==> flow/design.v <==
module storage(input pclk,input we,input pwrite,input [31:0]paddr,input [31:0]pwdata,input [3:0]pstrb,output reg [31:0]prdata);
  reg [31:0]memory[0:31];
  always @(posedge pclk) begin
    if(we) begin
      		if(pstrb==4'b0) begin
            	memory[paddr[4:0]]<=pwdata;
            end
            else begin
              if (pstrb[0]) memory[paddr[4:0]][7:0]   <= pwdata[7:0];
            	if (pstrb[1]) memory[paddr[4:0]][15:8]  <= pwdata[15:8];
           		if (pstrb[2]) memory[paddr[4:0]][23:16] <= pwdata[23:16];
            	if (pstrb[3]) memory[paddr[4:0]][31:24] <= pwdata[31:24];
            end
    end
  end
  always @(*) begin
    if(pwrite) prdata=32'b0;
    else prdata=memory[paddr[4:0]];
  end
endmodule
module apb_slave( 
    input pclk,
    input psel,
    input penable,
    input preset, 
    input [31:0]paddr,
    input pwrite,
    input [2:0]pprot,
    input [31:0]pwdata,
    input [3:0]pstrb,
    output reg [31:0]prdata,
    output reg pslverr,
    output reg pready
  );
   reg ready;
   wire [31:0]rdata;
   storage m1(pclk,psel & penable & pwrite,pwrite,paddr,pwdata,pstrb,rdata);
   always @(*) begin
     ready=1'b0;
     if(psel & penable & pwrite) begin
            ready=~pready;
          end
     else if(psel & penable & ~pwrite) begin
            ready=~pready;
          end
     else if( ~penable) begin
            ready=1'b0;
          end
     pslverr=1'b0;
   end
   always @(posedge pclk)begin
     pready<=ready;
     prdata<=rdata;
   end   
 endmodule
module apb_master(
  input pclk, 
  input preset,
  input [31:0]paddr,
  input pwrite,
  input [2:0]pprot,
  input [31:0]pwdata,
  input [3:0]pstrb,
  output  reg[31:0]prdata,
  output pslverr,
  output reg penable,
  output reg [3:0]psel,
  output reg pready
);
  wire [31:0] prdata0,prdata1,prdata2,prdata3;
  wire pslverr0,pslverr1,pslverr2,pslverr3;
  wire pready0,pready1,pready2,pready3;
  apb_slave slave0 (pclk,psel[0],penable,preset,paddr,pwrite,pprot,pwdata,pstrb,prdata0,pslverr0,pready0);
  apb_slave slave1 (pclk,psel[1],penable,preset,paddr,pwrite,pprot,pwdata,pstrb,prdata1,pslverr1,pready1);
  apb_slave slave2 (pclk,psel[2],penable,preset,paddr,pwrite,pprot,pwdata,pstrb,prdata2,pslverr2,pready2);
  apb_slave slave3 (pclk,psel[3],penable,preset,paddr,pwrite,pprot,pwdata,pstrb,prdata3,pslverr3,pready3); 
  assign pslverr=pslverr0|pslverr1|pslverr2|pslverr3;
  reg [1:0]state,nextstate;
  parameter idle=2'b0,setup=2'd1,access=2'd2;
  always@(posedge pclk)begin
      if(~preset) state<=idle;
      else state<=nextstate;
  end
  always @(*) begin
    nextstate=idle;
    penable=1'b0;
    case (state)
      idle : begin
        penable=1'b0;
        if(|paddr) nextstate=setup;
        else nextstate=idle;
      end
      setup : begin
        penable=1'b0;
        if(|paddr) nextstate=access;
        else nextstate=idle;
      end
      access:  begin
        penable=1'b1;
        if ( (paddr!=4'b0) && (pready==1'b1)) nextstate=setup;
        else if( (paddr==4'b0) && (pready==1'b1)) nextstate=idle;
        else nextstate=access;
      end
       default nextstate=idle;
    endcase
    case (paddr[31:30])
        2'b00 : begin
                psel=4'b0001;
                prdata=prdata0;
                end
        2'b01 : begin
                psel=4'b0010;
                prdata=prdata1;
                end
        2'b10 : begin
                psel=4'b0100;
                prdata=prdata2;
                end
        2'b11 : begin
                psel=4'b1000;
                prdata=prdata3;
                end
    endcase
    pready=pready0|pready1|pready2|pready3;
  end
endmodule
==> flow/config.mk <==
export PLATFORM = sky130hd
export DESIGN_NAME = apb_master
export DESIGN_NICKNAME = apb_master
export VERILOG_FILES = /design/flow/design.v
export SDC_FILE = /design/flow/constraint.sdc
export NUM_CORES = 4
export LEC_CHECK = 0
export CAP_MARGIN = 10
export CORE_ASPECT_RATIO = 0.92
export CORE_MARGIN = 2
export CORE_UTILIZATION = 72
export CTS_CLUSTER_SIZE = 13
export PLACE_DENSITY = 0.41
export SETUP_SLACK_MARGIN = 0.61
export SLEW_MARGIN = 35
==> flow/constraint.sdc <==
create_clock -name core_clock -period 3.09 [get_ports {pclk}]
set_input_delay 0.6180 -clock core_clock [delete_from_list [all_inputs] [get_ports {pclk}]]
set_output_delay 0.6180 -clock core_clock [all_outputs]
set_load 0.01 [all_outputs]
run.sh (not shown) runs the stock make flow with config.mk's settings and CLKGATE_MAP_FILE=.
The starting point passed the timing, DRC and antenna checks.
Rerun with:
Settings changed: CAP_MARGIN 10 to 25, CORE_ASPECT_RATIO 0.92 to 0.65, CTS_CLUSTER_SIZE 13 to 63, SETUP_SLACK_MARGIN 0.61 to 0.91, SLEW_MARGIN 35 to 15.
Sequential power stays flat.
Sequential cell count is unchanged.
Wire length climbs slightly.
Die area is about the same.
Fmax is higher by a few percent.
Count of clock-buffer cells in the layout decreases by 143.
First-iteration DRC count climbs by a few percent.
Core utilization rises by 0.87 points.
Hold slack gets worse by 24 ps.
Critical path depth does not change.
Sequential share of layout area falls by 0.44 points.
Rerun with:
Settings changed: CAP_MARGIN 25 to 20, CORE_ASPECT_RATIO 0.65 to not set, CTS_CLUSTER_DIAMETER set to 396, CTS_CLUSTER_SIZE 63 to 18, PLACE_DENSITY 0.41 to 0.6, SETUP_SLACK_MARGIN 0.91 to 0.92, SLEW_MARGIN 15 to 20.
=>
- The new run produced a clean layout
- core utilization went down by 2.3 points
- clock power went down by 21%
- synthesized cell count stays the same
- total power went down by 8.4%
- clock skew stays flat
- combinational power went down by 3.7%
- final cell count went down by 2.0%
- count of clock-buffer cells in the layout went down by 40
- die size hardly moves
- worst setup slack gets worse by 72 ps
- routed wire length went down by 4.5%
Rerun with:
Settings changed: CORE_ASPECT_RATIO set to 0.5, CTS_CLUSTER_DIAMETER 396 to 400, CTS_CLUSTER_SIZE 18 to 10, PLACE_DENSITY 0.6 to 0.36, SETUP_SLACK_MARGIN 0.92 to 0.89.
What happened: The changed run went through all stages and came out clean. Critical path depth is unchanged. Via count rose by about 0.9%. Final cell count rose by about 1.4%. Setup slack is better by 50 ps. Clock skew fell by 5.9 ps.

== build 92 ==
// apb_master: RTL as listed in full above, without the edits since
Settings: LEC_CHECK=0, CAP_MARGIN=20, CORE_MARGIN=2, CORE_UTILIZATION=45, PLACE_DENSITY=0.6, SLEW_MARGIN=20; clock period 8.0 ns.
Build 92 reached the final stage; the timing, DRC and antenna checks on its layout passed.
What build 10 does differently from build 92 at the input level:
Settings: setting SETUP_SLACK_MARGIN to 0.91 for the first time; changing CORE_UTILIZATION from 45 to 72; setting PLACE_DENSITY_LB_ADDON to 0.0 for the first time; setting CTS_CLUSTER_SIZE to 20 for the first time; setting CTS_CLUSTER_DIAMETER to 378 for the first time; removing PLACE_DENSITY (formerly 0.6); changing the clock period (ns, I/O delays scaled along) from 8.0 to 3.13.
Findings:
Taking build 92 over build 10, the via total after detailed routing ratio works out to 0.939.
In the tables for build 92 and build 10, maximum count of clock buffers along a single path reads lower with build 10.
Against build 92, count of plain and timing-repair buffers in build 10 rose by more than 100%.
Delta (build 10 minus build 92): total iterations of the first detailed-routing run has decreased; combinational share of power went up 1.5 points; area enclosed by the die boundary fell by 37%.
Relative to build 10, the following input files were edited for build 78:
Settings: swapping 72 for 68 in CORE_UTILIZATION; clearing PLACE_DENSITY_LB_ADDON, which used to be 0.0; clearing CTS_CLUSTER_SIZE, which used to be 20; putting PLACE_DENSITY at 0.6 where nothing was set; clearing SETUP_SLACK_MARGIN, which used to be 0.91; clearing CTS_CLUSTER_DIAMETER, which used to be 378; swapping 3.13 for 3.24 in the clock period (ns, I/O delays scaled along).
## What came out
When build 78 is set beside build 10, its global-route usage turns out to be 1.7 points smaller. Across both runs, logic area was lower for build 78 than for build 10. Build 78 has combinational gate power below what build 10 had. Measured against each other, build 10 and build 78 differ in number of tap instances, the lower figure coming from build 10. Build 10 → build 78: global-route wire length before repair went up by 6800 um; power density over the cells went up by about 11%; post-route cell area went up by about 2.5%. Build 78 ends up with a worst setup slack after layout that is 0.37 ns lower than in build 10. Overall power of the completed layout was lower in the run labelled build 10. Of build 10 and build 78, build 10 shows the higher global routing usage on met2, with build 78 below it.
Modified inputs, build 83 compared to build 78
Settings: clearing PLACE_DENSITY, which used to be 0.6; putting PLACE_DENSITY_LB_ADDON at 0.0 where nothing was set; putting CTS_CLUSTER_SIZE at 20 where nothing was set; swapping 68 for 72 in CORE_UTILIZATION; putting SETUP_SLACK_MARGIN at 1.02 where nothing was set; swapping 3.24 for 3.48 in the clock period (ns, I/O delays scaled along).
Build 83: flow completed, timing, DRC and antenna clean
Row per-cell routed wire length: build 83 higher / build 78 lower
Combinational power was lower in the run labelled build 83.
Est. power | build 83 vs build 78 | build 83 lower
Core utilization was lower in build 78 than in build 83.
Compared with build 78, tapcell count in build 83 decreased by a few percent.

Starts from the design.v that is shown in full above.
clock: 3.09 ns
lec_check: 0
cap_margin: 20
core_margin: 2
core_utilization: 72
cts_cluster_diameter: 396
cts_cluster_size: 18
hold_slack_margin: 0.28
place_density: 0.39
setup_slack_margin: 0.92
slew_margin: 20
Edit:
Settings changed: CORE_ASPECT_RATIO set to 0.5, CTS_CLUSTER_DIAMETER 396 to 400, CTS_CLUSTER_SIZE 18 to not set, HOLD_SLACK_MARGIN 0.28 to not set, PLACE_DENSITY 0.39 to 0.6, SETUP_SLACK_MARGIN 0.92 to 0.89.
What happened:
- The new run produced a clean layout
- wire length falls by 1.3%
- cell count barely changes
- total power goes up by 7.3%
- non-clock buffer count fell by 179
- core utilization went up by 0.77 points
- design area rose by 0.65%
- via count is about the same
- setup slack improved by 0.077 ns
- area after synthesis stays the same
- die size hardly moves
- worst hold slack got worse by 0.16 ns
Edit:
Settings changed: CAP_MARGIN 20 to 0, CORE_ASPECT_RATIO 0.5 to 0.92, CTS_CLUSTER_DIAMETER 400 to 396, CTS_CLUSTER_SIZE set to 13, PLACE_DENSITY 0.6 to 0.41, SETUP_SLACK_MARGIN 0.89 to 0.78, SLEW_MARGIN 20 to 35.
=> Setup slack is worse by 0.020 ns; synthesized cell count is unchanged; utilization fell by 0.21 points.
Edit:
Settings changed: CORE_ASPECT_RATIO 0.92 to not set, CTS_CLUSTER_DIAMETER 396 to not set, CTS_CLUSTER_SIZE 13 to 64, PLACE_DENSITY 0.41 to 0.4, SETUP_SLACK_MARGIN 0.78 to 0.77, SLEW_MARGIN 35 to 20.
Routed wire length grows slightly.
Clock-buffer cell count shrinks by 84.
Fmax shrinks slightly.
Global-route usage stays flat.
Area after synthesis is unchanged.
Hold slack gets worse by 0.045 ns.
Power grows by a few percent.
Clock skew shrinks by 0.0057 ns.
Cell area grows slightly.
Combinational power grows by a few percent.
Edit:
Settings changed: CAP_MARGIN 0 to 20, CTS_CLUSTER_SIZE 64 to not set.
Clock period 3.09 ns to 3.13 ns, I/O delays scaled along.
=> The changed run completed without violations. Synthesized cell count does not change. Cell area is about the same. Sequential share of layout area rises by 0.16 points.
Edit:
Settings changed: CORE_UTILIZATION 72 to 25, PLACE_DENSITY 0.4 to 0.6, SETUP_SLACK_MARGIN 0.77 to not set.
Clock period 3.13 ns to 9.07 ns, I/O delays scaled along.
The changed run passed the timing, DRC and antenna checks. Synthesized area stays the same. Total power is lower by about 65%. Setup slack improved by 2.7 ns. Clock-buffer cell count goes down by 30.
No activity file was given, so power comes from the tool's default toggle rates.
